==> config.mk <==
export PLATFORM = sky130hd
export DESIGN_NAME = ALU_TOP
export DESIGN_NICKNAME = ALU_TOP
export VERILOG_FILES = /design/flow/design.v
export SDC_FILE = /design/flow/constraint.sdc
export NUM_CORES = 4
export LEC_CHECK = 0
export CAP_MARGIN = 20
export CORE_MARGIN = 2
export CORE_UTILIZATION = 67
export CTS_CLUSTER_SIZE = 100
export SLEW_MARGIN = 20
export TNS_END_PERCENT = 40
==> constraint.sdc <==
create_clock -name core_clock -period 101.0 [get_ports {CLK}]
set_input_delay 20.2000 -clock core_clock [delete_from_list [all_inputs] [get_ports {CLK}]]
set_output_delay 20.2000 -clock core_clock [all_outputs]
set_load 0.01 [all_outputs]
==> design.v <==
module Decoder (
input  wire [1:0] IN ,
output reg  [3:0] OUT
);
always @(*)
  begin
  OUT = 4'b0000 ;
    case (IN)
     2'b00 : OUT = 4'b0001 ;
     2'b01 : OUT = 4'b0010 ;          
     2'b10 : OUT = 4'b0100 ;     
     2'b11 : OUT = 4'b1000 ;     
   endcase
 end 
 endmodule
module ARITHMATIC_UNIT
  #(parameter IN_DATA_WIDTH= 16,
              OUT_DATA_WIDTH=16
  )
  (
  input wire      [IN_DATA_WIDTH-1:0]        A,
  input wire      [IN_DATA_WIDTH-1:0]        B,
  input wire      [1:0]                      ALU_FUN,
  input wire                                 Clk,
  input wire                                 RST,
  input wire                                 Arithmaitc_Enable,
  output reg     [OUT_DATA_WIDTH-1:0]       Arith_out,
  output reg                                Arith_Flag,
  output reg                                Carry_out
  );
   reg     [OUT_DATA_WIDTH-1:0]       Arith_out_signal;
   reg     [1:0]                      Arith_Flag_signal;
   wire                              Carry_out_signal;
always@(posedge Clk or negedge RST)
begin
  if(!RST)
    begin
      Arith_out<=0;
      Arith_Flag<=0;
      Carry_out<=0;
    end
  else 
    begin
     Arith_out<=Arith_out_signal;
     Arith_Flag<=Arith_Flag_signal;
     Carry_out<=Carry_out_signal;
    end
end
always@(*)
begin
  Arith_out_signal=16'b0;
  Arith_Flag_signal=1'b0;
  if(Arithmaitc_Enable)
    begin
      case(ALU_FUN)
        2'b00:begin
          Arith_out_signal=A+B;
            Arith_Flag_signal=1'b1;
        end
        2'b01:begin
          Arith_out_signal=A-B;
            Arith_Flag_signal=1'b1;
        end
        2'b10:begin
          Arith_out_signal=A*B;
            Arith_Flag_signal=1'b1;
        end
        2'b11:begin
          Arith_out_signal=(B==0)?32'h0000FFFF:A/B;
            Arith_Flag_signal=1'b1;
        end   
    endcase
    end
    else
      begin
        Arith_out_signal=16'b0;
        Arith_Flag_signal=1'b0;
      end
end
assign  Carry_out_signal= Arith_out_signal[IN_DATA_WIDTH];
endmodule
module LOGIC_UNIT
   #(parameter IN_DATA_WIDTH= 16,
              OUT_DATA_WIDTH=16
  )
  (
  input wire      [IN_DATA_WIDTH-1:0]        A,
  input wire      [IN_DATA_WIDTH-1:0]        B,
  input wire      [1:0]                      ALU_FUN,
  input wire                                 Clk,
  input wire                                 RST,
  input wire                                 LOGIC_Enable,
  output reg     [OUT_DATA_WIDTH-1:0]        LOGICAL_out,
  output reg                                 LOGICAL_Flag
  );
  reg [OUT_DATA_WIDTH-1:0]        LOGICAL_out_signal;
  reg                             LOGICAL_Flag_siganl;
  always@(posedge Clk or negedge RST)
  begin
    if(!RST)
      begin
      LOGICAL_out<=16'b0;
      LOGICAL_Flag<=1'b0;
      end
    else
      begin
      LOGICAL_out<=LOGICAL_out_signal;
      LOGICAL_Flag<=LOGICAL_Flag_siganl;
      end
  end
  always@(*)
  begin
    LOGICAL_Flag_siganl=1'b0;
    LOGICAL_out_signal=16'b0;
    if(LOGIC_Enable)
      begin
        case(ALU_FUN)
           2'b00 : begin
              LOGICAL_out_signal = A & B ;
              LOGICAL_Flag_siganl = 1'b1 ;              
		      end
          2'b01 : begin
              LOGICAL_out_signal = A | B ;
              LOGICAL_Flag_siganl = 1'b1 ;           
		      end
         2'b10 : begin
              LOGICAL_out_signal = ~(A & B) ;
              LOGICAL_Flag_siganl = 1'b1 ;           
		      end
         2'b11 : begin
              LOGICAL_out_signal = ~(A | B) ;
              LOGICAL_Flag_siganl = 1'b1 ;           
		      end
		    endcase
		   end
		   else
		     begin
		        LOGICAL_Flag_siganl=1'b0;
            LOGICAL_out_signal=16'b0;
		       end
		end
		endmodule
module SHIFT_UNIT  
   #(parameter IN_DATA_WIDTH= 16,
              OUT_DATA_WIDTH=16
  )
  (
  input wire      [IN_DATA_WIDTH-1:0]        A,
  input wire      [IN_DATA_WIDTH-1:0]        B,
  input wire      [1:0]                      ALU_FUN,
  input wire                                 Clk,
  input wire                                 RST,
  input wire                                 SHIFT_Enable,
  output reg     [OUT_DATA_WIDTH-1:0]        SHIFT_OUT,
  output reg                                 SHIFT_FLAG
  );
  reg [OUT_DATA_WIDTH-1:0]        SHIFT_OUT_SIGNAL;
  reg                             SHIFT_FLAG_SIGNAL;
  always@(posedge Clk or negedge RST)
  begin
    if(!RST)
      begin
        SHIFT_OUT<=16'b0;
        SHIFT_FLAG<=1'b0;
      end
    else
      begin
      SHIFT_OUT<=SHIFT_OUT_SIGNAL;
      SHIFT_FLAG<=SHIFT_FLAG_SIGNAL;
      end
  end
  always@(*)
  begin 
    SHIFT_OUT_SIGNAL = 1'b0 ;
    SHIFT_FLAG_SIGNAL = 1'b0 ;
	if(SHIFT_Enable)
      case (ALU_FUN)
      2'b00 : begin
              SHIFT_OUT_SIGNAL = A >> 1  ;
              SHIFT_FLAG_SIGNAL = 1'b1 ;              
		      end
      2'b01 : begin
              SHIFT_OUT_SIGNAL = A << 1 ;
              SHIFT_FLAG_SIGNAL = 1'b1 ;           
		      end
      2'b10 : begin
              SHIFT_OUT_SIGNAL = B >> 1 ;
              SHIFT_FLAG_SIGNAL = 1'b1 ;           
		      end
      2'b11 : begin
              SHIFT_OUT_SIGNAL = B << 1 ;
              SHIFT_FLAG_SIGNAL = 1'b1 ;           
		      end
      endcase
	else
	 begin
      SHIFT_OUT_SIGNAL = 1'b0 ;
      SHIFT_FLAG_SIGNAL = 1'b0 ;
     end
 end
 endmodule
module CMP_UNIT 
  #(parameter IN_DATA_WIDTH= 16,
              OUT_DATA_WIDTH=16
  )
    (
  input wire      [IN_DATA_WIDTH-1:0]        A,
  input wire      [IN_DATA_WIDTH-1:0]        B,
  input wire      [1:0]                      ALU_FUN,
  input wire                                 Clk,
  input wire                                 RST,
  input wire                                 CMP_Enable,
  output reg     [OUT_DATA_WIDTH-1:0]        CMP_out,
  output reg                                 CMP_Flag
  );
  reg [OUT_DATA_WIDTH-1:0]        CMP_out_signal;
  reg                             CMP_Flag_siganl;
  always@(posedge Clk or negedge RST)
  begin
    if(!RST)
      begin
        CMP_out<=16'b0;
        CMP_Flag<=1'b0; 
      end
    else
      begin
      CMP_out<=CMP_out_signal;
      CMP_Flag<=CMP_Flag_siganl;
      end
  end
  always@(*)
  begin
    CMP_Flag_siganl=1'b0;
    CMP_out_signal=16'b0;
    if(CMP_Enable)
      begin
        case(ALU_FUN)
           2'b00 : begin
              CMP_out_signal = 16'b0  ;
              CMP_Flag_siganl = 1'b1 ;              
		               end
           2'b01 : begin
              CMP_Flag_siganl = 1'b1 ;  
              if (A==B)
                CMP_out_signal = 16'b1;
              else
                CMP_out_signal = 16'b0;			  
		               end
          2'b10 : begin
              CMP_Flag_siganl = 1'b1 ;  
              if (A>B)
                CMP_out_signal = 16'b10;
              else
                CMP_out_signal = 16'b0;			  
		              end
          2'b11 : begin
              CMP_Flag_siganl = 1'b1 ; 
              if (A<B)
                CMP_out_signal = 16'b11;
              else
                CMP_out_signal = 16'b0;			  
		              end
		         endcase
		     end
		   else
		     begin
		        CMP_Flag_siganl=1'b0;
            CMP_out_signal=16'b0;
		       end
		end
		endmodule
module ALU_TOP 
  #(parameter INDATA_WIDTH=16,
              Arithmatic_width=INDATA_WIDTH+INDATA_WIDTH,
              Logic_Width= INDATA_WIDTH,
              Shift_Width=INDATA_WIDTH,
              CMP_Width=3
  )
(
input wire [INDATA_WIDTH-1:0]           A,
input wire [INDATA_WIDTH-1:0]           B,
input wire [3:0]                        ALU_FUN,
input wire                              CLK,
input wire                              RST,
output wire [Arithmatic_width-1:0]      Arith_OUT,
output wire [Logic_Width-1:0]           Logic_OUT,
output wire [Shift_Width-1:0]           Shift_OUT,
output wire [CMP_Width-1:0]             CMP_OUT,
output wire                             Arith_FLAG,
output wire                             Carry_OUT,
output wire                             Logic_FLAG,
output wire                             Shift_FLAG,
output wire                             CMP_FLAG
);
wire                  Arith_enable ;
wire                  Logic_enable ;
wire                  Shift_enable ;
wire                  CMP_enable ;
Decoder mapping_Decoder(
.IN(ALU_FUN[3:2]),
.OUT({Shift_enable,CMP_enable,Logic_enable,Arith_enable})
);
ARITHMATIC_UNIT #(.IN_DATA_WIDTH(INDATA_WIDTH),.OUT_DATA_WIDTH(Arithmatic_width))mapping_Arith
(
.A(A),
.B(B),
.ALU_FUN(ALU_FUN[1:0]),
.Clk(CLK),
.RST(RST),
.Arithmaitc_Enable(Arith_enable),
.Arith_out(Arith_OUT),
.Arith_Flag(Arith_FLAG),
.Carry_out(Carry_OUT)
);
LOGIC_UNIT #(.IN_DATA_WIDTH(INDATA_WIDTH),.OUT_DATA_WIDTH(Logic_Width))mapping_Logic
(
.A(A),
.B(B),
.ALU_FUN(ALU_FUN[1:0]),
.Clk(CLK),
.RST(RST),
.LOGIC_Enable(Logic_enable),
.LOGICAL_out(Logic_OUT),
.LOGICAL_Flag(Logic_FLAG)
);
SHIFT_UNIT  #(.IN_DATA_WIDTH(INDATA_WIDTH),.OUT_DATA_WIDTH(Shift_Width))mapping_Shift
(
.A(A),
.B(B),
.ALU_FUN(ALU_FUN[1:0]),
.Clk(CLK),
.RST(RST),
.SHIFT_Enable(Shift_enable),
.SHIFT_OUT(Shift_OUT),
.SHIFT_FLAG(Shift_FLAG)
);
CMP_UNIT #(.IN_DATA_WIDTH(INDATA_WIDTH),.OUT_DATA_WIDTH(CMP_Width))mapping_Cmp
(
.A(A),
.B(B),
.ALU_FUN(ALU_FUN[1:0]),
.Clk(CLK),
.RST(RST),
.CMP_Enable(CMP_enable),
.CMP_out(CMP_OUT),
.CMP_Flag(CMP_FLAG)
);
endmodule
==> run.sh <==
#!/bin/bash
# the make line also repeats each setting of config.mk as NAME=value (left out here)
make -C /OpenROAD-flow-scripts/flow DESIGN_CONFIG=/design/flow/config.mk WORK_HOME=/design/flow/orfs CLKGATE_MAP_FILE= finish
==> results of run 1 <==
[per-layer routing]
metal	vias up	wire length, microns
li1	17300	-
met2	2473	51800
met1	17800	50700
met4	4	6670
met5	-	51
met3	547	17200
[final cells by class]
cell class,instances,area [sq um],share of cell area [%]
Tap cell,680,851,2.06
Inverter,342,1280,3.12
Timing Repair Buffer,541,4420,10.7
Clock buffer,9,225,0.546
Sequential cell,70,1750,4.25
Clock inverter,7,73.8,0.179
Antenna cell,5,12.5,0.0303
Multi-Input combinational cell,4032,32600,79.1
[per-stage QoR]
stage / std cells / hold WS (ps) / TNS [ps]
2_1_floorplan: 4612 / 19900 / -2240
3_3_place_gp: 5560 / 20420 / -462
3_5_place_dp: 5561 / 20410 / -2330
4_1_cts: 5640 / 20010 / 0
5_1_grt: 5681 / 19750 / -6860
6_report: 5686 / 19740 / -883
[timing repair]
item                                    CTS  global route
gates resized                            57           107
endpoints found under the setup margin    1             2
setup buffers                            62            38
cloned                                    1             2
pin swaps                                33            73
==> results.py, run 1 <==
# Synthesis and PnR figures
metrics = {
    "flow_run": {
        "cap_violations": 0,
        "tool_warnings": 66,
    },
    "timing": {
        "maxSlewHeadroom_pct": 31.4,
        "tightest_slew_ps": 1030,
        "fin_ws_ps": -883,
        "finalCriticalPeriod_ps": 101880,
        "period_used_pct": 101,
        "rsz0062_at_grt": "yes",
        "finalSetupViolCount": 1,
        "hold_viol_final": 0,
        "fmax_ghz": 0.00982,
        "maxSlewViolCount": 0,
    },
    "global_route": {
        "grt_busiest_layer": "met2",
        "grt_pass1_wl_mm": 193,
        "grt_pass1_vias": 35700,
        "grt_use_met2_pct": 67.2,
        "antenna_found_initial": 3,
        "grt_overflow_total": 0,
        "grtUsageMet1_pct": 61.7,
        "grt_usage_pct": 45.5,
        "grt_max_degree": 71,
        "use_met3_pct": 12.6,
    },
    "route": {
        "num_vias": 38100,
        "wl_per_cell_microns": 22.2,
        "routed_via_density": 6.70,
        "drc_errors": 0,
        "drt_iter0_markers": 4442,
        "postRouteAntennaNets": 0,
        "drt-pass1-iter-count": 9,
        "finalWirelength_mm": 126,
    },
    "synthesis": {
        "yosysSeqAreaShare_pct": 5.05,
        "xor_share_pct": 6.38,
        "yosysWarnings": 5,
        "edf_count": 0,
        "top_area_cell": "ha_1",
        "netlist_area_sq_mm": 0.0347,
        "common_cells": "ha_1, nor2_1, nand2_1",
        "ys.flop_type": "dfrtp_1",
        "synthArstFlopShare_pct": 100,
        "top_cell": "ha_1",
        "yosysUniqueCellTypes": 119,
        "top_area_share_pct": 19.7,
        "yosys_area_sq_mm": 0.0347,
        "top_logic_kind": "adder cells",
        "synth.mux.area_fraction_pct": 4.37,
        "adder_share_pct": 31.0,
        "ys_cells": 4596,
        "synth.top_cells.by_area": "ha_1, fa_1, nor2_1",
        "synth_cells": 4596,
        "compound_area_share_pct": 24.8,
        "yosys.area_share.simple_pct": 22.5,
        "ys_seq_elements": 70,
        "syn_area_per_cell_sq_um": 7.54,
    },
    "outcome": {
        "status": "finished with violations",
        "so.violations": "setup timing",
    },
    "clocking": {
        "cts_tree": "built",
        "clock-sinks": 70,
        "htree_levels": 3,
        "hold_buffers": 0,
        "root_buffer": "clkbuf_16",
        "clk_pin_slew_worst_paths_ps": 70,
        "clockBufferDepth": 2,
        "cts_buffers": 9,
    },
    "floorplanning": {
        "core_area_sq_mm": 0.0512,
        "fp.dieH_microns": 231,
        "ioPinCount": 110,
        "rows": 83,
        "die_x_microns": 231,
        "dieArea_sq_mm": 0.0536,
        "initCoreUtil_pct": 67.7,
    },
    "critical_path": {
        "cp_slowest_stage_delay_ps": 630,
        "critPathLaunch": "B[14]",
        "crit_family": "AND-OR/OR-AND gates",
        "cp_common_cell": "o21a_1",
        "slowest_stage": "or4_4",
        "crit_type": "input port to register",
        "crit_buf_inv": 45,
        "cp.arrival_ps": 102130,
        "critPathMaxFanout": 15,
        "crit_end": "mapping_Arith.Arith_out[0]$_DFF_PN0_",
        "worstPathRequired_ps": 101240,
        "startpoint_type": "input port",
        "crit_cells": 436,
        "endpoint_kind": "register",
    },
    "cells_and_area": {
        "n_fill_cell": 3639,
        "final_nets": 5776,
        "area_growth_syn_to_layout_pct": 19.0,
        "finish.utilization_pct": 80.5,
        "final_area_sq_mm": 0.0412,
    },
    "placed_design": {
        "routabilityCongestion": 1.02,
        "io_buffers": 108,
        "dpl_cell_area_sq_mm": 0.0392,
        "place_ws_ps": -2330,
        "hpwlAfterDp_mm": 94.8,
    },
    "worst_hold_path": {
        "hold_class": "input port to async pin",
    },
}
==> inputs of run 2 (changes only) <==
Settings changed: CORE_UTILIZATION 67 to 72, CTS_CLUSTER_SIZE 100 to default, PLACE_DENSITY from default to 0.65, TNS_END_PERCENT 40 to default.
Clock period 101.0 ns to 76.3 ns, I/O delays scaled along.
==> run 2 against run 1 <==
The flow now stops in 3_5_place_dp. Die area is 6.8% lower. Synthesized cell count stayed put. Area after synthesis stayed put.
==> results.py, run 2 <==
# Flow results
metrics = {
    "synthesis": {
        "synth.mux.area_fraction_pct": 4.37,
        "compound_area_share_pct": 24.8,
        "yosysSeqAreaShare_pct": 5.05,
        "adder_share_pct": 31.0,
        "top_area_cell": "ha_1",
        "edf_count": 0,
        "yosysUniqueCellTypes": 119,
        "common_cells": "ha_1, nor2_1, nand2_1",
        "yosys.area_share.simple_pct": 22.5,
        "synth.top_cells.by_area": "ha_1, fa_1, nor2_1",
        "top_area_share_pct": 19.7,
        "syn_area_per_cell_sq_um": 7.54,
        "top_cell": "ha_1",
        "yosysWarnings": 5,
        "netlist_area_sq_mm": 0.0347,
        "top_logic_kind": "adder cells",
        "ys_cells": 4596,
        "ys.flop_type": "dfrtp_1",
        "synth_cells": 4596,
        "xor_share_pct": 6.38,
        "ys_seq_elements": 70,
        "synthArstFlopShare_pct": 100,
        "yosys_area_sq_mm": 0.0347,
    },
    "floorplanning": {
        "die_x_microns": 223,
        "dieArea_sq_mm": 0.0499,
        "initCoreUtil_pct": 72.7,
        "fp.dieH_microns": 223,
        "rows": 80,
        "ioPinCount": 110,
        "core_area_sq_mm": 0.0476,
    },
    "placed_design": {
        "routabilityCongestion": 1.08,
        "io_buffers": 108,
    },
    "outcome": {
        "haltStage": "3_5_place_dp",
        "status": "did not finish",
        "toolErrorMsg": "[ERROR DPL-0033] detailed placement checks failed during check placement.",
    },
}
[run 2: stage by stage]
stage          TNS [ps]  instance area [sq um]
2_1_floorplan    -75630                  36200
3_3_place_gp     -53480                  46900
==> inputs of run 3 (changes only) <==
Settings changed: ABC_AREA from default to 1, CTS_CLUSTER_DIAMETER from default to 232, MAX_ROUTING_LAYER from default to met4, PLACE_DENSITY 0.65 to default.
Clock period 76.3 ns to 81.7 ns, I/O delays scaled along.
==> run 3 against run 2 <==
The run again fails in 3_5_place_dp. Die area up 3.6%. Area after synthesis grew 3.7%. Synthesized cell count is 22% higher.
==> results.py, run 3 <==
# Flow results
metrics = {
    "synthesis": {
        "edf_count": 0,
        "synth.top_cells.by_area": "ha_1, nand2_1, fa_1",
        "ys_cells": 5611,
        "top_logic_kind": "adder cells",
        "common_cells": "nand2_1, inv_1, ha_1",
        "yosysSeqAreaShare_pct": 4.88,
        "top_area_share_pct": 19.0,
        "ys.flop_type": "dfrtp_1",
        "synth_cells": 5611,
        "netlist_area_sq_mm": 0.0359,
        "synth.mux.area_fraction_pct": 0,
        "top_area_cell": "ha_1",
        "syn_area_per_cell_sq_um": 6.40,
        "ys_seq_elements": 70,
        "yosys.area_share.simple_pct": 28.8,
        "yosys_area_sq_mm": 0.0359,
        "adder_share_pct": 29.9,
        "yosysUniqueCellTypes": 76,
        "top_cell": "nand2_1",
        "xor_share_pct": 7.80,
        "yosysWarnings": 5,
        "synthArstFlopShare_pct": 100,
        "compound_area_share_pct": 15.7,
    },
    "floorplanning": {
        "initCoreUtil_pct": 73.2,
        "core_area_sq_mm": 0.0491,
        "fp.dieH_microns": 227,
        "rows": 81,
        "dieArea_sq_mm": 0.0517,
        "ioPinCount": 110,
        "die_x_microns": 227,
    },
    "outcome": {
        "toolErrorMsg": "[ERROR DPL-0033] detailed placement checks failed during check placement.",
        "status": "did not finish",
        "haltStage": "3_5_place_dp",
    },
    "placed_design": {
        "io_buffers": 108,
        "routabilityCongestion": 1.09,
    },
}
run 3: metrics by stage:
stage / TNS (ps) / hold slack [ps]
global placement: -3840 / 16510
floorplan: -28170 / 16040
==> inputs of run 4 (changes only) <==
Settings changed: CTS_CLUSTER_DIAMETER 232 to default, MAX_ROUTING_LAYER met4 to default, PLACE_DENSITY_LB_ADDON from default to 0.22, SETUP_SLACK_MARGIN from default to 3.13, SLEW_MARGIN 20 to 5.
Clock period 81.7 ns to 51.8 ns, I/O delays scaled along.
==> run 4 against run 3 <==
Area after synthesis unchanged. The run again fails in 3_5_place_dp. Die area unchanged. Synthesized cell count did not move.
==> results.py, run 4 <==
# Flow results
metrics = {
    "synthesis": {
        "top_cell": "nand2_1",
        "yosysUniqueCellTypes": 76,
        "synthArstFlopShare_pct": 100,
        "ys_seq_elements": 70,
        "top_logic_kind": "adder cells",
        "edf_count": 0,
        "adder_share_pct": 29.9,
        "syn_area_per_cell_sq_um": 6.40,
        "common_cells": "nand2_1, inv_1, ha_1",
        "synth.top_cells.by_area": "ha_1, nand2_1, fa_1",
        "yosys_area_sq_mm": 0.0359,
        "ys_cells": 5611,
        "yosys.area_share.simple_pct": 28.8,
        "xor_share_pct": 7.80,
        "compound_area_share_pct": 15.7,
        "ys.flop_type": "dfrtp_1",
        "yosysSeqAreaShare_pct": 4.88,
        "yosysWarnings": 5,
        "netlist_area_sq_mm": 0.0359,
        "top_area_cell": "ha_1",
        "synth_cells": 5611,
        "synth.mux.area_fraction_pct": 0,
        "top_area_share_pct": 19.0,
    },
    "floorplanning": {
        "initCoreUtil_pct": 73.2,
        "ioPinCount": 110,
        "core_area_sq_mm": 0.0491,
        "dieArea_sq_mm": 0.0517,
        "rows": 81,
        "die_x_microns": 227,
        "fp.dieH_microns": 227,
    },
    "placed_design": {
        "routabilityCongestion": 1.07,
        "io_buffers": 108,
    },
    "outcome": {
        "haltStage": "3_5_place_dp",
        "toolErrorMsg": "[ERROR DPL-0033] detailed placement checks failed during check placement.",
        "status": "did not finish",
    },
}
[run 4: per-stage QoR]
stage / cells / hold WS, ps
3_3_place_gp: 7668 / 10530
2_1_floorplan: 5627 / 10060
==> inputs of run 5 (changes only) <==
Settings changed: CAP_MARGIN 20 to 25, CORE_MARGIN 2 to 5, CORE_UTILIZATION 72 to 36, MAX_ROUTING_LAYER from default to met4, PLACE_DENSITY from default to 0.53, PLACE_DENSITY_LB_ADDON 0.22 to default, SETUP_SLACK_MARGIN 3.13 to default, SLEW_MARGIN 5 to 15.
Clock period 51.8 ns to 179.0 ns, I/O delays scaled along.
==> run 5 against run 4 <==
Now clean on timing, DRC and antenna. Synthesized cell count is the same. Die area grew 110%. Area after synthesis is the same.
==> results.py, run 5 <==
# Synthesis and PnR figures
metrics = {
    "synthesis": {
        "ys.flop_type": "dfrtp_1",
        "top_logic_kind": "adder cells",
        "netlist_area_sq_mm": 0.0359,
        "xor_share_pct": 7.80,
        "yosys.area_share.simple_pct": 28.8,
        "compound_area_share_pct": 15.7,
        "yosysSeqAreaShare_pct": 4.88,
        "ys_cells": 5611,
        "top_area_cell": "ha_1",
        "edf_count": 0,
        "yosysWarnings": 5,
        "synth.mux.area_fraction_pct": 0,
        "yosysUniqueCellTypes": 76,
        "synth.top_cells.by_area": "ha_1, nand2_1, fa_1",
        "top_cell": "nand2_1",
        "top_area_share_pct": 19.0,
        "yosys_area_sq_mm": 0.0359,
        "ys_seq_elements": 70,
        "adder_share_pct": 29.9,
        "synthArstFlopShare_pct": 100,
        "synth_cells": 5611,
        "common_cells": "nand2_1, inv_1, ha_1",
        "syn_area_per_cell_sq_um": 6.40,
    },
    "cells_and_area": {
        "area_growth_syn_to_layout_pct": 7.67,
        "n_fill_cell": 10700,
        "final_nets": 6423,
        "final_area_sq_mm": 0.0387,
    },
    "floorplanning": {
        "rows": 115,
        "dieArea_sq_mm": 0.106,
        "fp.dieH_microns": 326,
        "core_area_sq_mm": 0.0987,
        "die_x_microns": 326,
        "initCoreUtil_pct": 36.4,
        "ioPinCount": 110,
    },
    "route": {
        "wl_per_cell_microns": 18.8,
        "drt-pass1-iter-count": 6,
        "drt_iter0_markers": 2713,
        "num_vias": 35800,
        "finalWirelength_mm": 131,
        "routed_via_density": 5.16,
        "postRouteAntennaNets": 0,
        "drc_errors": 0,
    },
    "critical_path": {
        "critPathMaxFanout": 46,
        "cp_slowest_stage_delay_ps": 690,
        "crit_type": "input port to register",
        "cp_common_cell": "nand2_1",
        "crit_buf_inv": 139,
        "endpoint_kind": "register",
        "crit_family": "AND-OR/OR-AND gates",
        "critPathLaunch": "B[0]",
        "slowest_stage": "inv_1",
        "worstPathRequired_ps": 179220,
        "crit_cells": 644,
        "crit_end": "mapping_Arith.Arith_out[0]$_DFF_PN0_",
        "cp.arrival_ps": 129400,
        "startpoint_type": "input port",
    },
    "clocking": {
        "htree_levels": 3,
        "cts_tree": "built",
        "clk_pin_slew_worst_paths_ps": 70,
        "clock-sinks": 70,
        "hold_buffers": 0,
        "clockBufferDepth": 2,
        "cts_setup_buffers": 0,
        "cts_buffers": 9,
        "root_buffer": "clkbuf_16",
        "post_cts_resized": 0,
    },
    "global_route": {
        "antenna_found_initial": 5,
        "grt_pass1_vias": 33700,
        "grt_pass1_wl_mm": 199,
        "grt_usage_pct": 24.5,
        "grt_max_degree": 49,
        "grt_overflow_total": 0,
    },
    "placed_design": {
        "hpwlAfterDp_mm": 102,
        "io_buffers": 108,
        "dpl_cell_area_sq_mm": 0.0384,
        "routabilityCongestion": 0.951,
    },
    "flow_run": {
        "tool_warnings": 61,
        "cap_violations": 0,
    },
    "outcome": {
        "status": "finished clean",
    },
    "timing": {
        "finalCriticalPeriod_ps": 129180,
        "maxSlewViolCount": 0,
        "maxSlewHeadroom_pct": 26.7,
        "finalSetupViolCount": 0,
        "fmax_ghz": 0.00774,
        "period_used_pct": 72.2,
        "hold_viol_final": 0,
        "rsz0062_at_grt": "no",
        "tightest_slew_ps": 1090,
        "finalSetupTns_ps": 0,
    },
    "worst_hold_path": {
        "hold_class": "input port to async pin",
    },
}
## run 5: cell type report
type	instances	area, sq um	share of cell area [%]
flip-flops and latches	70	1750	4.53
well taps	1287	1610	4.16
repair buffers	180	1620	4.19
multi-input cells	4367	29600	76.5
clock inverters	7	63.8	0.165
clock buffers	9	225	0.582
inverters	1015	3820	9.88
diodes	2	5.00	0.0129
## run 5: per-layer routing
layer  up-vias  GRT usage (%)  part of all wire, %
li1      18000              -                    -
met1     16600           33.0                   46
met2      1021           39.5                   45
met3       210           2.64                  6.0
met4         0           6.45                  2.9
met5         -              -                    0
## run 5: through the flow
step | hold WS [ps] | worst slack, ps | util, % | cells
floorplan | 35500 | 58870 | - | 5627
global placement | 35730 | 52480 | 38.9 | 6916
detailed placement | 35730 | 50050 | 38.9 | 6919
CTS | 35300 | 50190 | 39.2 | 6935
global route | 35330 | 37530 | 39.2 | 6935
finish | 35310 | 49820 | 39.2 | 6937
==> inputs of run 6 (changes only) <==
Settings changed: ABC_AREA 1 to default, CAP_MARGIN 25 to 20, CORE_ASPECT_RATIO from default to 1.49, CORE_MARGIN 5 to 2, CORE_UTILIZATION 36 to 41, CTS_CLUSTER_DIAMETER from default to 382, MIN_ROUTING_LAYER from default to met1, PLACE_DENSITY 0.53 to default, SETUP_SLACK_MARGIN from default to 5.0, SLEW_MARGIN 15 to 5.
Clock period 179.0 ns to 109.0 ns, I/O delays scaled along.
==> run 6 against run 5 <==
Flip-flop count stayed put. Sequential share of layout area fell by 0.40 points. Area after synthesis down 3.5%. Die area is 18% lower. Critical path type unchanged. Critical endpoint unchanged.
==> results.py, run 6 <==
# Synthesis and PnR figures
metrics = {
    "outcome": {
        "status": "finished clean",
    },
    "route": {
        "routed_via_density": 6.04,
        "wl_per_cell_microns": 22.1,
        "drc_errors": 0,
        "drt_iter0_markers": 2199,
        "finalWirelength_mm": 135,
        "postRouteAntennaNets": 0,
        "num_vias": 36700,
        "drt-pass1-iter-count": 7,
    },
    "synthesis": {
        "common_cells": "ha_1, nor2_1, nand2_1",
        "yosysWarnings": 5,
        "ys_cells": 4596,
        "yosys.area_share.simple_pct": 22.5,
        "yosysSeqAreaShare_pct": 5.05,
        "yosysUniqueCellTypes": 119,
        "compound_area_share_pct": 24.8,
        "top_area_share_pct": 19.7,
        "top_area_cell": "ha_1",
        "top_logic_kind": "adder cells",
        "adder_share_pct": 31.0,
        "synth_cells": 4596,
        "ys.flop_type": "dfrtp_1",
        "synth.top_cells.by_area": "ha_1, fa_1, nor2_1",
        "top_cell": "ha_1",
        "yosys_area_sq_mm": 0.0347,
        "netlist_area_sq_mm": 0.0347,
        "synth.mux.area_fraction_pct": 4.37,
        "edf_count": 0,
        "xor_share_pct": 6.38,
        "ys_seq_elements": 70,
        "synthArstFlopShare_pct": 100,
        "syn_area_per_cell_sq_um": 7.54,
    },
    "timing": {
        "period_used_pct": 95.7,
        "finalSetupViolCount": 0,
        "fmax_ghz": 0.00959,
        "hold_viol_final": 0,
        "finalCriticalPeriod_ps": 104320,
        "maxSlewHeadroom_pct": 20.4,
        "rsz0062_at_grt": "yes",
        "maxSlewViolCount": 0,
        "tightest_slew_ps": 1190,
        "fin_ws_ps": 4680,
        "finalSetupTns_ps": 0,
    },
    "global_route": {
        "grt_max_degree": 74,
        "grt_pass1_vias": 36700,
        "grt_usage_pct": 30.6,
        "grt_pass1_wl_mm": 203,
        "grt_overflow_total": 0,
        "antenna_found_initial": 2,
    },
    "critical_path": {
        "cp_slowest_stage_delay_ps": 610,
        "cp.arrival_ps": 104550,
        "crit_type": "input port to register",
        "crit_family": "AND-OR/OR-AND gates",
        "crit_buf_inv": 14,
        "worstPathRequired_ps": 109230,
        "critPathMaxFanout": 9,
        "slowest_stage": "clkdlybuf4s50_1",
        "endpoint_kind": "register",
        "critPathLaunch": "B[8]",
        "crit_end": "mapping_Arith.Arith_out[0]$_DFF_PN0_",
        "cp_common_cell": "o21a_1",
        "crit_cells": 428,
        "startpoint_type": "input port",
    },
    "placed_design": {
        "place_ws_ps": -1390,
        "hpwlAfterDp_mm": 104,
        "io_buffers": 108,
        "routabilityCongestion": 0.991,
    },
    "clocking": {
        "root_buffer": "clkbuf_16",
        "hold_buffers": 0,
        "clockBufferDepth": 2,
        "clock-sinks": 70,
        "cts_tree": "built",
        "cts_buffers": 9,
        "htree_levels": 3,
        "clk_pin_slew_worst_paths_ps": 60,
    },
    "floorplanning": {
        "ioPinCount": 110,
        "core_area_sq_mm": 0.0841,
        "dieArea_sq_mm": 0.0869,
        "die_x_microns": 242,
        "fp.dieH_microns": 359,
        "rows": 130,
        "initCoreUtil_pct": 41.2,
    },
    "flow_run": {
        "tool_warnings": 63,
        "cap_violations": 0,
    },
    "worst_hold_path": {
        "hold_class": "input port to async pin",
    },
    "cells_and_area": {
        "area_growth_syn_to_layout_pct": 22.3,
        "final_nets": 5728,
    },
}
[run 6: layer usage]
metal / track usage (%) / vias to the layer above / part of all wire [%]
met4: 17.7 / 0 / 6.9
met1: 32.5 / 17700 / 37
met5: - / - / 0
li1: - / 17200 / -
met2: 55.4 / 1284 / 51
met3: 2.55 / 480 / 4.8
[run 6: final cells by class]
class	count	area (sq um)
Clock buffer	11	243
Inverter	342	1290
Fill cell	8278	41700
Clock inverter	5	65.1
Tap cell	1122	1400
Antenna cell	3	7.51
Timing Repair Buffer	492	4110
Sequential cell	70	1750
Multi-Input combinational cell	4033	33500
[run 6: through the flow]
step           utilization (%)  area [sq um]  hold WS [ps]  cells
4_1_cts                   47.9         40300         21600   5952
5_1_grt                   50.4         42400         21650   6076
2_1_floorplan                -         35900         21500   4612
3_5_place_dp              45.9         38600         21990   5847
3_3_place_gp              45.9         38600         21990   5846
6_report                  50.4         42400         21580   6078
[run 6: timing repair]
action / in CTS / in global routing
hold endpoints to repair: 0 / 0
resized: 147 / 198
setup buffers: 86 / 119
setup endpoints to repair: 2 / 2
gates cloned: 3 / 4
pin swaps: 74 / 210
==> inputs of run 7 (changes only) <==
Settings changed: CAP_MARGIN 20 to 0, CORE_ASPECT_RATIO 1.49 to default, CORE_UTILIZATION 41 to 72, CTS_CLUSTER_DIAMETER 382 to 340, MIN_ROUTING_LAYER met1 to default, PLACE_DENSITY from default to 0.65, SETUP_SLACK_MARGIN 5.0 to default, SLEW_MARGIN 5 to 20, TNS_END_PERCENT from default to 5.
Clock period 109.0 ns to 99.9 ns, I/O delays scaled along.
==> run 7 against run 6 <==
Now fails the layout checks on capacitance limit, setup timing. Design area increased by 0.19%. Non-clock buffer count increased by 181. Wire length increased by 11%. Sequential share of layout area about the same. Global-route usage increased by 23 points. Area after synthesis unchanged. Worst setup slack got worse by 9800 ps. Via count increased by 17%. Critical path depth increased by 33. Critical path type unchanged. Critical endpoint unchanged.
==> results.py, run 7 <==
# Synthesis and PnR figures
metrics = {
    "synthesis": {
        "ys_seq_elements": 70,
        "syn_area_per_cell_sq_um": 7.54,
        "ys_cells": 4596,
        "synth_cells": 4596,
        "top_logic_kind": "adder cells",
        "xor_share_pct": 6.38,
        "netlist_area_sq_mm": 0.0347,
        "top_area_cell": "ha_1",
        "common_cells": "ha_1, nor2_1, nand2_1",
        "edf_count": 0,
        "compound_area_share_pct": 24.8,
        "yosys_area_sq_mm": 0.0347,
        "yosysUniqueCellTypes": 119,
        "yosysWarnings": 5,
        "synth.mux.area_fraction_pct": 4.37,
        "top_cell": "ha_1",
        "yosysSeqAreaShare_pct": 5.05,
        "synthArstFlopShare_pct": 100,
        "synth.top_cells.by_area": "ha_1, fa_1, nor2_1",
        "adder_share_pct": 31.0,
        "ys.flop_type": "dfrtp_1",
        "top_area_share_pct": 19.7,
        "yosys.area_share.simple_pct": 22.5,
    },
    "critical_path": {
        "slowest_stage": "or4_4",
        "critPathMaxFanout": 10,
        "crit_cells": 461,
        "cp_slowest_stage_delay_ps": 540,
        "cp_common_cell": "o21a_1",
        "critPathLaunch": "B[4]",
        "endpoint_kind": "register",
        "crit_family": "AND-OR/OR-AND gates",
        "startpoint_type": "input port",
        "crit_type": "input port to register",
        "crit_buf_inv": 96,
        "cp.arrival_ps": 105250,
        "crit_end": "mapping_Arith.Arith_out[0]$_DFF_PN0_",
        "worstPathRequired_ps": 100150,
    },
    "timing": {
        "maxSlewViolCount": 0,
        "period_used_pct": 105,
        "finalCriticalPeriod_ps": 104990,
        "hold_viol_final": 0,
        "finalSetupViolCount": 2,
        "rsz0062_at_grt": "yes",
        "maxSlewHeadroom_pct": 1.34,
        "fin_ws_ps": -5090,
        "fmax_ghz": 0.00952,
        "tightest_slew_ps": 1470,
    },
    "floorplanning": {
        "fp.dieH_microns": 223,
        "initCoreUtil_pct": 72.7,
        "rows": 80,
        "core_area_sq_mm": 0.0476,
        "ioPinCount": 110,
        "die_x_microns": 223,
        "dieArea_sq_mm": 0.0499,
    },
    "clocking": {
        "cts_tree": "built",
        "clk_pin_slew_worst_paths_ps": 70,
        "cts_buffers": 9,
        "hold_buffers": 0,
        "htree_levels": 3,
        "root_buffer": "clkbuf_16",
        "clock-sinks": 70,
        "clockBufferDepth": 2,
    },
    "placed_design": {
        "io_buffers": 108,
        "place_ws_ps": -2930,
        "hpwlAfterDp_mm": 94.5,
        "routabilityCongestion": 1.04,
    },
    "route": {
        "finalWirelength_mm": 149,
        "routed_via_density": 7.43,
        "drt_iter0_markers": 7823,
        "drc_errors": 0,
        "drt-pass1-iter-count": 31,
        "wl_per_cell_microns": 25.8,
        "postRouteAntennaNets": 0,
        "num_vias": 42800,
    },
    "worst_hold_path": {
        "hold_class": "input port to async pin",
    },
    "global_route": {
        "grt_max_degree": 54,
        "antenna_found_initial": 7,
        "grt_pass1_vias": 38600,
        "grt_usage_pct": 53.6,
        "grt_pass1_wl_mm": 206,
        "grt_overflow_total": 0,
    },
    "cells_and_area": {
        "final_nets": 5907,
        "mi_logic_area_sq_mm": 0.0329,
        "n_fill_cell": 2406,
        "area_growth_syn_to_layout_pct": 22.5,
        "flop_area_sq_mm": 0.00175,
    },
    "flow_run": {
        "tool_warnings": 65,
        "cap_violations": 1,
    },
    "outcome": {
        "status": "finished with violations",
        "so.violations": "capacitance limit, setup timing",
    },
}
## run 7: cell type report
cell class | instances | area share (%)
Sequential cell | 70 | 4.12
Timing Repair Buffer | 673 | 12.7
Tap cell | 615 | 1.81
Clock inverter | 7 | 0.189
Multi-Input combinational cell | 4031 | 77.6
Clock buffer | 9 | 0.530
Antenna cell | 15 | 0.0884
Inverter | 342 | 3.03
## run 7: repair_timing
item                                    in CTS  in global routing
endpoints found under the setup margin       2                  3
setup buffers                              134                 54
pin swaps                                   73                123
gates resized                              103                133
cloned                                       2                  1
## run 7: per-stage QoR
| step | util (%) | setup TNS [ps] | instances | instance area (sq um) | hold slack [ps] |
|---|---|---|---|---|---|
| 6_report | 89.1 | -7420 | 5762 | 42500 | 19470 |
| 3_3_place_gp | 82.8 | -108 | 5541 | 39500 | 19870 |
| 4_1_cts | 86.6 | 0 | 5693 | 41300 | 19480 |
| 5_1_grt | 89.1 | -12110 | 5757 | 42500 | 19480 |
| 3_5_place_dp | 82.8 | -3020 | 5541 | 39500 | 19880 |
| 2_1_floorplan | - | -3730 | 4612 | 35900 | 19680 |
## run 7: layer usage
layer | GRT usage, % | vias to the layer above | routed length, microns
met5 | - | - | 0
li1 | - | 17600 | -
met2 | 76.0 | 4359 | 58300
met3 | 19.1 | 1650 | 26100
met1 | 65.4 | 19200 | 49900
met4 | 31.4 | 0 | 14600
==> inputs of run 8 (changes only) <==
Settings changed: ABC_AREA from default to 0, CAP_MARGIN 0 to 10, CELL_PAD_IN_SITES_GLOBAL_PLACEMENT from default to 2, CORE_UTILIZATION 72 to 18, CTS_CLUSTER_DIAMETER 340 to 343, GPL_TIMING_DRIVEN from default to 1, MAX_ROUTING_LAYER met4 to default, MIN_ROUTING_LAYER from default to met2, PLACE_DENSITY 0.65 to default, PLACE_DENSITY_LB_ADDON from default to 0.21, SETUP_SLACK_MARGIN from default to -2.0, TNS_END_PERCENT 5 to default.
Clock period 99.9 ns to 74.4 ns, I/O delays scaled along.
==> run 8 against run 7 <==
The layout fails its checks (setup timing). First-iteration DRC count is 9.6% lower. Non-clock buffer count is 1150 higher. Cell count is 53% higher. Sequential share of layout area is 0.89 points lower. Design area is 28% higher. Flip-flop count stayed put. Wire length is 23% higher. Largest cell class unchanged.
==> results.py, run 8 <==
# Synthesis and PnR figures
metrics = {
    "synthesis": {
        "yosysWarnings": 5,
        "top_area_cell": "ha_1",
        "ys.flop_type": "dfrtp_1",
        "synth.mux.area_fraction_pct": 4.37,
        "yosysUniqueCellTypes": 119,
        "xor_share_pct": 6.38,
        "compound_area_share_pct": 24.8,
        "ys_seq_elements": 70,
        "adder_share_pct": 31.0,
        "top_logic_kind": "adder cells",
        "ys_cells": 4596,
        "top_cell": "ha_1",
        "yosysSeqAreaShare_pct": 5.05,
        "synthArstFlopShare_pct": 100,
        "top_area_share_pct": 19.7,
        "synth_cells": 4596,
        "syn_area_per_cell_sq_um": 7.54,
        "edf_count": 0,
        "yosys_area_sq_mm": 0.0347,
        "yosys.area_share.simple_pct": 22.5,
        "netlist_area_sq_mm": 0.0347,
        "synth.top_cells.by_area": "ha_1, fa_1, nor2_1",
        "common_cells": "ha_1, nor2_1, nand2_1",
    },
    "timing": {
        "fmax_ghz": 0.0105,
        "finalCriticalPeriod_ps": 95520,
        "period_used_pct": 128,
        "finalSetupViolCount": 6,
        "holdWs_ps": 14290,
        "finalSetupTns_ps": -73250,
        "maxSlewViolCount": 0,
        "maxSlewHeadroom_pct": 25.8,
        "fin_ws_ps": -21120,
        "rsz0062_at_grt": "yes",
        "tightest_slew_ps": 1100,
        "hold_viol_final": 0,
    },
    "outcome": {
        "so.violations": "setup timing",
        "status": "finished with violations",
    },
    "flow_run": {
        "tool_warnings": 65,
        "cap_violations": 0,
    },
    "floorplanning": {
        "core_area_sq_mm": 0.192,
        "rows": 161,
        "fp.dieH_microns": 443,
        "initCoreUtil_pct": 18.1,
        "die_x_microns": 443,
        "ioPinCount": 110,
        "dieArea_sq_mm": 0.196,
    },
    "placed_design": {
        "hpwlAfterDp_mm": 144,
        "io_buffers": 108,
        "routabilityCongestion": 0.959,
    },
    "cells_and_area": {
        "n_fill_cell": 21000,
        "final_nets": 7058,
        "area_growth_syn_to_layout_pct": 56.2,
        "flop_area_sq_mm": 0.00175,
        "mi_logic_area_sq_mm": 0.0334,
    },
    "critical_path": {
        "crit_end": "mapping_Arith.Arith_out[0]$_DFF_PN0_",
        "cp.arrival_ps": 95800,
        "crit_cells": 437,
        "slowest_stage": "or4_4",
        "crit_family": "AND-OR/OR-AND gates",
        "cp_slowest_stage_delay_ps": 560,
        "startpoint_type": "input port",
        "critPathLaunch": "B[15]",
        "cp_common_cell": "o21a_1",
        "worstPathRequired_ps": 74690,
        "crit_type": "input port to register",
        "critPathMaxFanout": 10,
        "endpoint_kind": "register",
        "crit_buf_inv": 27,
    },
    "clocking": {
        "cts_buffers": 9,
        "clk_pin_slew_worst_paths_ps": 90,
        "root_buffer": "clkbuf_16",
        "htree_levels": 3,
        "clock-sinks": 70,
        "cts_tree": "built",
        "hold_buffers": 0,
        "clockBufferDepth": 2,
    },
    "route": {
        "num_vias": 56900,
        "routed_via_density": 6.45,
        "drt_iter0_markers": 7075,
        "wl_per_cell_microns": 20.8,
        "drt-pass1-iter-count": 13,
        "drc_errors": 0,
        "finalWirelength_mm": 183,
        "postRouteAntennaNets": 0,
    },
    "global_route": {
        "grt_usage_pct": 27.6,
        "grt_max_degree": 57,
        "grt_overflow_total": 0,
        "grt_pass1_wl_mm": 269,
        "grt_pass1_vias": 63700,
        "antenna_found_initial": 2,
    },
    "worst_hold_path": {
        "hold_class": "input port to async pin",
    },
}
[run 8: final cells by class]
cell class              count  share of cell area, %
clock buffers              11                  0.448
flip-flops and latches     70                   3.23
clock inverters             5                  0.109
diodes                     14                 0.0647
multi-input cells        4032                   61.7
inverters                 342                   2.37
repair buffers           1823                   26.3
well taps                2526                   5.84
[run 8: what timing repair did]
item,in CTS,in global routing
pin swaps,82,146
setup buffers,75,60
gates cloned,3,1
resized,135,147
endpoints found under the setup margin,6,6
[run 8: metrics by stage]
stage                     util [%]  cell area [sq um]  worst slack, ps  cells
after floorplan                  -              36200           -23240   4612
after global placement        26.8              51400           -22790   8663
after detailed placement      26.8              51400           -24010   8663
after CTS                     27.6              52900           -20860   8755
after global routing          28.2              54100           -25600   8811
final                         28.2              54200           -21120   8823
[run 8: layer usage]
layer | global-route usage, % | up-vias | wire (microns)
met2 | 32.7 | 15900 | 93400
met5 | 5.81 | - | 1430
met3 | 38.5 | 1072 | 77600
li1 | - | 19700 | -
met1 | - | 20200 | 0
met4 | 2.95 | 49 | 11000
==> inputs of run 9 (changes only) <==
Settings changed: ABC_AREA 0 to default, CAP_MARGIN 10 to 20, CELL_PAD_IN_SITES_GLOBAL_PLACEMENT 2 to default, CORE_UTILIZATION 18 to 72, CTS_CLUSTER_DIAMETER 343 to 378, CTS_CLUSTER_SIZE from default to 10, GPL_TIMING_DRIVEN 1 to default, HOLD_SLACK_MARGIN from default to 0.26, MIN_ROUTING_LAYER met2 to default, PLACE_DENSITY_LB_ADDON 0.21 to 0.13, SETUP_SLACK_MARGIN -2.0 to 4.12.
Clock period 74.4 ns to 13.9 ns, I/O delays scaled along.
==> run 9 against run 8 <==
The flow now stops in 3_5_place_dp. Area after synthesis did not move. Synthesized cell count did not move. Die area fell by 75%.
==> results.py, run 9 <==
# Flow results
metrics = {
    "floorplanning": {
        "dieArea_sq_mm": 0.0499,
        "ioPinCount": 110,
        "core_area_sq_mm": 0.0476,
        "fp.dieH_microns": 223,
        "rows": 80,
        "die_x_microns": 223,
        "initCoreUtil_pct": 72.7,
    },
    "synthesis": {
        "xor_share_pct": 6.38,
        "synth_cells": 4596,
        "yosysWarnings": 5,
        "common_cells": "ha_1, nor2_1, nand2_1",
        "top_area_share_pct": 19.7,
        "synth.mux.area_fraction_pct": 4.37,
        "ys_cells": 4596,
        "yosysSeqAreaShare_pct": 5.05,
        "yosys_area_sq_mm": 0.0347,
        "adder_share_pct": 31.0,
        "yosys.area_share.simple_pct": 22.5,
        "synthArstFlopShare_pct": 100,
        "netlist_area_sq_mm": 0.0347,
        "syn_area_per_cell_sq_um": 7.54,
        "ys_seq_elements": 70,
        "top_logic_kind": "adder cells",
        "compound_area_share_pct": 24.8,
        "top_area_cell": "ha_1",
        "ys.flop_type": "dfrtp_1",
        "top_cell": "ha_1",
        "edf_count": 0,
        "synth.top_cells.by_area": "ha_1, fa_1, nor2_1",
        "yosysUniqueCellTypes": 119,
    },
    "outcome": {
        "toolErrorMsg": "[ERROR DPL-0033] detailed placement checks failed during check placement.",
        "haltStage": "3_5_place_dp",
        "status": "did not finish",
    },
    "placed_design": {
        "routabilityCongestion": 1.08,
        "io_buffers": 108,
    },
}
-- run 9: metrics by stage --
stage / std cells / hold WS [ps] / TNS, ps
2_1_floorplan: 4612 / 2480 / -714920
3_3_place_gp: 6531 / 2970 / -682750
==> inputs of run 10 (changes only) <==
Settings changed: ABC_AREA from default to 1, CORE_UTILIZATION 72 to 58, CTS_CLUSTER_DIAMETER 378 to 235, CTS_CLUSTER_SIZE 10 to default, HOLD_SLACK_MARGIN 0.26 to 0.29, PLACE_DENSITY_LB_ADDON 0.13 to default, SETUP_SLACK_MARGIN 4.12 to default.
Clock period 13.9 ns to 76.4 ns, I/O delays scaled along.
==> run 10 against run 9 <==
The run fails in 5_1_grt. Synthesized cell count grew 22%. Area after synthesis grew 3.7%. Die area grew 28%.
==> results.py, run 10 <==
# Flow results
metrics = {
    "outcome": {
        "status": "did not finish",
        "haltStage": "5_1_grt",
        "toolErrorMsg": "[ERROR GRT-0232] Routing congestion too high. Check the congestion heatmap in the GUI.",
    },
    "synthesis": {
        "top_area_share_pct": 19.0,
        "yosysWarnings": 5,
        "edf_count": 0,
        "top_logic_kind": "adder cells",
        "compound_area_share_pct": 15.7,
        "adder_share_pct": 29.9,
        "ys_seq_elements": 70,
        "synth.mux.area_fraction_pct": 0,
        "yosysSeqAreaShare_pct": 4.88,
        "yosysUniqueCellTypes": 76,
        "ys_cells": 5611,
        "syn_area_per_cell_sq_um": 6.40,
        "yosys_area_sq_mm": 0.0359,
        "xor_share_pct": 7.80,
        "yosys.area_share.simple_pct": 28.8,
        "synth.top_cells.by_area": "ha_1, nand2_1, fa_1",
        "synth_cells": 5611,
        "common_cells": "nand2_1, inv_1, ha_1",
        "top_cell": "nand2_1",
        "synthArstFlopShare_pct": 100,
        "top_area_cell": "ha_1",
        "ys.flop_type": "dfrtp_1",
        "netlist_area_sq_mm": 0.0359,
    },
    "clocking": {
        "clockBufferDepth": 2,
        "clock-sinks": 70,
        "htree_levels": 3,
        "cts_buffers": 9,
        "root_buffer": "clkbuf_16",
        "hold_buffers": 0,
    },
    "floorplanning": {
        "initCoreUtil_pct": 58.4,
        "dieArea_sq_mm": 0.0640,
        "die_x_microns": 253,
        "rows": 91,
        "core_area_sq_mm": 0.0615,
        "fp.dieH_microns": 253,
        "ioPinCount": 110,
    },
    "placed_design": {
        "place_inst": 7816,
        "routabilityCongestion": 0.974,
        "io_buffers": 108,
        "hpwlAfterDp_mm": 98.6,
        "place_ws_ps": -10900,
    },
    "global_route": {
        "grt_usage_pct": 96.7,
        "grt_overflow_total": 2188,
    },
}
-- run 10: timing repair --
| action | 4_1_cts |
|---|---|
| gates resized | 182 |
| pin swaps | 251 |
| endpoints found under the setup margin | 5 |
| gates cloned | 5 |
| setup buffers | 513 |
-- run 10: routing by layer --
layer | global-route usage [%] | GRT overflow
met5 | 77.2 | 12
met3 | 87.1 | 146
met4 | 102 | 559
met2 | 108 | 1294
met1 | 93.0 | 177
-- run 10: metrics by stage --
stage	util (%)	instance area [sq um]
CTS	87.9	54000
detailed placement	80.0	49200
global placement	80.0	49200
floorplan	-	37300
==> inputs of run 11 (changes only) <==
Settings changed: ABC_AREA 1 to 0, CAP_MARGIN 20 to 10, CELL_PAD_IN_SITES_GLOBAL_PLACEMENT from default to 2, CORE_UTILIZATION 58 to 18, CTS_CLUSTER_DIAMETER 235 to 309, GPL_ROUTABILITY_DRIVEN from default to 0, GPL_TIMING_DRIVEN from default to 1, HOLD_SLACK_MARGIN 0.29 to 0.26, MIN_ROUTING_LAYER from default to met2, SETUP_SLACK_MARGIN from default to -2.0, SLEW_MARGIN 20 to 10, TNS_END_PERCENT from default to 70.
Clock period 76.4 ns to 137.0 ns, I/O delays scaled along.
==> run 11 against run 10 <==
Synthesized cell count is 18% lower. Area after synthesis decreased by 3.5%. Die area grew to 3.1 times the previous value. Now clean on timing, DRC and antenna.
==> results.py, run 11 <==
# Synthesis and PnR figures
metrics = {
    "outcome": {
        "status": "finished clean",
    },
    "clocking": {
        "clk_pin_slew_worst_paths_ps": 90,
        "htree_levels": 3,
        "cts_buffers": 9,
        "cts_tree": "built",
        "clockBufferDepth": 2,
        "root_buffer": "clkbuf_16",
        "cts_setup_buffers": 0,
        "clock-sinks": 70,
        "post_cts_resized": 0,
        "hold_buffers": 0,
    },
    "floorplanning": {
        "die_x_microns": 443,
        "initCoreUtil_pct": 18.1,
        "dieArea_sq_mm": 0.196,
        "rows": 161,
        "ioPinCount": 110,
        "core_area_sq_mm": 0.192,
        "fp.dieH_microns": 443,
    },
    "worst_hold_path": {
        "hold_class": "input port to async pin",
    },
    "critical_path": {
        "crit_buf_inv": 18,
        "cp_slowest_stage_delay_ps": 710,
        "critPathLaunch": "A[5]",
        "worstPathRequired_ps": 137300,
        "crit_end": "mapping_Arith.Arith_out[0]$_DFF_PN0_",
        "slowest_stage": "o211ai_1",
        "crit_type": "input port to register",
        "crit_family": "AND-OR/OR-AND gates",
        "startpoint_type": "input port",
        "crit_cells": 427,
        "critPathMaxFanout": 40,
        "endpoint_kind": "register",
        "cp.arrival_ps": 130140,
        "cp_common_cell": "o21a_1",
    },
    "synthesis": {
        "yosys_area_sq_mm": 0.0347,
        "common_cells": "ha_1, nor2_1, nand2_1",
        "edf_count": 0,
        "yosys.area_share.simple_pct": 22.5,
        "ys.flop_type": "dfrtp_1",
        "compound_area_share_pct": 24.8,
        "synth.mux.area_fraction_pct": 4.37,
        "netlist_area_sq_mm": 0.0347,
        "yosysSeqAreaShare_pct": 5.05,
        "top_area_cell": "ha_1",
        "synth_cells": 4596,
        "ys_seq_elements": 70,
        "yosysWarnings": 5,
        "yosysUniqueCellTypes": 119,
        "top_logic_kind": "adder cells",
        "synthArstFlopShare_pct": 100,
        "ys_cells": 4596,
        "synth.top_cells.by_area": "ha_1, fa_1, nor2_1",
        "syn_area_per_cell_sq_um": 7.54,
        "top_cell": "ha_1",
        "xor_share_pct": 6.38,
        "adder_share_pct": 31.0,
        "top_area_share_pct": 19.7,
    },
    "route": {
        "postRouteAntennaNets": 0,
        "finalWirelength_mm": 147,
        "drt_iter0_markers": 6934,
        "dr_wl_met2_mm": 74.9,
        "num_vias": 48000,
        "wl_per_cell_microns": 20.4,
        "drc_errors": 0,
        "met1_length_microns": 0,
        "routed.top_layer": "met5",
        "wl_met3_mm": 60.2,
        "routed_via_density": 6.69,
        "drt-pass1-iter-count": 19,
    },
    "global_route": {
        "antenna_found_initial": 2,
        "grt_max_degree": 51,
        "grt_usage_pct": 22.2,
        "grt_pass1_vias": 52500,
        "grt_pass1_wl_mm": 220,
        "grt_overflow_total": 0,
    },
    "timing": {
        "finalSetupViolCount": 0,
        "period_used_pct": 94.8,
        "maxSlewViolCount": 0,
        "finalCriticalPeriod_ps": 129840,
        "fmax_ghz": 0.00770,
        "hold_viol_final": 0,
        "holdWs_ps": 26870,
        "fin_ws_ps": 7160,
        "maxSlewHeadroom_pct": 20.7,
        "tightest_slew_ps": 1180,
    },
    "cells_and_area": {
        "n_fill_cell": 21600,
        "area_growth_syn_to_layout_pct": 13.3,
        "finish.utilization_pct": 20.5,
        "final_nets": 5421,
        "stdcell_count": 7184,
    },
    "flow_run": {
        "cap_violations": 0,
        "tool_warnings": 62,
    },
    "placed_design": {
        "place_ws_ps": 7210,
        "io_buffers": 108,
        "hpwlAfterDp_mm": 111,
        "place_inst": 7153,
    },
}
run 11: final cells by class:
class	count	area, sq um	share of cell area (%)
antenna	12	30.0	0.0765
clock buffer	11	243	0.618
clock inverter	5	81.3	0.207
inverter	342	1280	3.27
multi-input combinational	4029	31000	79.0
sequential	70	1750	4.46
tap	2526	3160	8.05
timing repair buffer	189	1680	4.29
run 11: stage by stage:
step	cell area, sq um	setup TNS (ps)
after floorplan	34700	0
final	39300	0
after global placement	38800	0
after detailed placement	38800	0
after CTS	39200	0
after global routing	39200	-1970
run 11: metal layers:
metal,track usage (%),vias to the layer above
li1,-,16400
met1,-,16900
met2,26.9,13600
met3,29.8,1103
met4,3.35,26
met5,4.91,-
==> inputs of run 12 (changes only) <==
Settings changed: ABC_AREA 0 to 1, CAP_MARGIN 10 to 25, CELL_PAD_IN_SITES_DETAIL_PLACEMENT from default to 2, CELL_PAD_IN_SITES_GLOBAL_PLACEMENT 2 to default, CORE_UTILIZATION 18 to 48, CTS_CLUSTER_DIAMETER 309 to 179, CTS_CLUSTER_SIZE from default to 67, GPL_TIMING_DRIVEN 1 to 0, HOLD_SLACK_MARGIN 0.26 to default, MAX_ROUTING_LAYER from default to met4, MIN_ROUTING_LAYER met2 to default, PLACE_DENSITY from default to 0.73, SETUP_SLACK_MARGIN -2.0 to default, SLEW_MARGIN 10 to 20, TNS_END_PERCENT 70 to default.
Clock period 137.0 ns to 95.9 ns, I/O delays scaled along.
==> run 12 against run 11 <==
The flow now stops in 3_5_place_dp. Die area is 61% lower. Synthesized cell count increased by 22%. Area after synthesis up 3.7%.
==> results.py, run 12 <==
# Flow results
metrics = {
    "synthesis": {
        "top_area_cell": "ha_1",
        "top_cell": "nand2_1",
        "top_logic_kind": "adder cells",
        "synth.top_cells.by_area": "ha_1, nand2_1, fa_1",
        "xor_share_pct": 7.80,
        "netlist_area_sq_mm": 0.0359,
        "yosys.area_share.simple_pct": 28.8,
        "compound_area_share_pct": 15.7,
        "synth.mux.area_fraction_pct": 0,
        "adder_share_pct": 29.9,
        "syn_area_per_cell_sq_um": 6.40,
        "synth_cells": 5611,
        "yosysWarnings": 5,
        "ys_seq_elements": 70,
        "top_area_share_pct": 19.0,
        "edf_count": 0,
        "yosys_area_sq_mm": 0.0359,
        "synthArstFlopShare_pct": 100,
        "ys_cells": 5611,
        "common_cells": "nand2_1, inv_1, ha_1",
        "yosysUniqueCellTypes": 76,
        "ys.flop_type": "dfrtp_1",
        "yosysSeqAreaShare_pct": 4.88,
    },
    "floorplanning": {
        "core_area_sq_mm": 0.0743,
        "ioPinCount": 110,
        "dieArea_sq_mm": 0.0771,
        "initCoreUtil_pct": 48.3,
        "fp.dieH_microns": 278,
        "rows": 100,
        "die_x_microns": 278,
    },
    "outcome": {
        "status": "did not finish",
        "haltStage": "3_5_place_dp",
        "toolErrorMsg": "[ERROR DPL-0033] detailed placement checks failed during check placement.",
    },
    "placed_design": {
        "io_buffers": 107,
    },
}
run 12: through the flow:
stage,worst slack (ps),hold WS [ps]
global placement,-11330,19700
floorplan,-25.6,18880
==> inputs of run 13 (changes only) <==
Settings changed: CAP_MARGIN 25 to 20, CELL_PAD_IN_SITES_DETAIL_PLACEMENT 2 to default, CORE_UTILIZATION 48 to 68, CTS_CLUSTER_DIAMETER 179 to default, CTS_CLUSTER_SIZE 67 to default, GPL_ROUTABILITY_DRIVEN 0 to default, GPL_TIMING_DRIVEN 0 to default, PLACE_DENSITY 0.73 to default.
Clock period 95.9 ns to 84.0 ns, I/O delays scaled along.
==> run 13 against run 12 <==
The run fails in 5_1_grt. Area after synthesis unchanged. Die area down 29%. Synthesized cell count unchanged.
==> results.py, run 13 <==
# Flow results
metrics = {
    "synthesis": {
        "syn_area_per_cell_sq_um": 6.40,
        "ys.flop_type": "dfrtp_1",
        "synth.top_cells.by_area": "ha_1, nand2_1, fa_1",
        "xor_share_pct": 7.80,
        "yosysSeqAreaShare_pct": 4.88,
        "common_cells": "nand2_1, inv_1, ha_1",
        "top_area_cell": "ha_1",
        "top_area_share_pct": 19.0,
        "top_cell": "nand2_1",
        "yosys_area_sq_mm": 0.0359,
        "top_logic_kind": "adder cells",
        "adder_share_pct": 29.9,
        "yosysUniqueCellTypes": 76,
        "synthArstFlopShare_pct": 100,
        "netlist_area_sq_mm": 0.0359,
        "synth.mux.area_fraction_pct": 0,
        "ys_cells": 5611,
        "yosys.area_share.simple_pct": 28.8,
        "compound_area_share_pct": 15.7,
        "synth_cells": 5611,
        "ys_seq_elements": 70,
        "yosysWarnings": 5,
        "edf_count": 0,
    },
    "global_route": {
        "grt_overflow_total": 1339,
        "grt_usage_pct": 94.2,
    },
    "floorplanning": {
        "initCoreUtil_pct": 68.5,
        "core_area_sq_mm": 0.0524,
        "die_x_microns": 234,
        "fp.dieH_microns": 234,
        "ioPinCount": 110,
        "rows": 84,
        "dieArea_sq_mm": 0.0547,
    },
    "clocking": {
        "htree_levels": 3,
        "clockBufferDepth": 2,
        "cts_buffers": 9,
        "root_buffer": "clkbuf_16",
        "hold_buffers": 0,
        "clock-sinks": 70,
    },
    "placed_design": {
        "dpl_cell_area_sq_mm": 0.0477,
        "io_buffers": 108,
        "place_inst": 7569,
        "hpwlAfterDp_mm": 109,
        "routabilityCongestion": 1.04,
    },
    "outcome": {
        "status": "did not finish",
        "haltStage": "5_1_grt",
        "toolErrorMsg": "[ERROR GRT-0116] Global routing finished with congestion. Check the congestion regions in the DRC Viewer.",
    },
}
==> run 13: through the flow <==
step / hold slack (ps) / setup slack (ps) / setup TNS, ps
4_1_cts: 16620 / -4010 / -6170
2_1_floorplan: 16500 / -8720 / -21190
3_3_place_gp: 16980 / -1730 / -1730
3_5_place_dp: 16990 / -7660 / -16800
==> run 13: metal layers <==
metal  GRT overflow  global-route usage, %
met5              -                      -
met4            290                   97.5
met3             87                   83.2
met2            880                    106
met1             82                   89.8
==> run 13: timing repair <==
item,CTS
gates resized,143
setup endpoints to repair,4
cloned,7
setup buffers,280
pin swaps,191
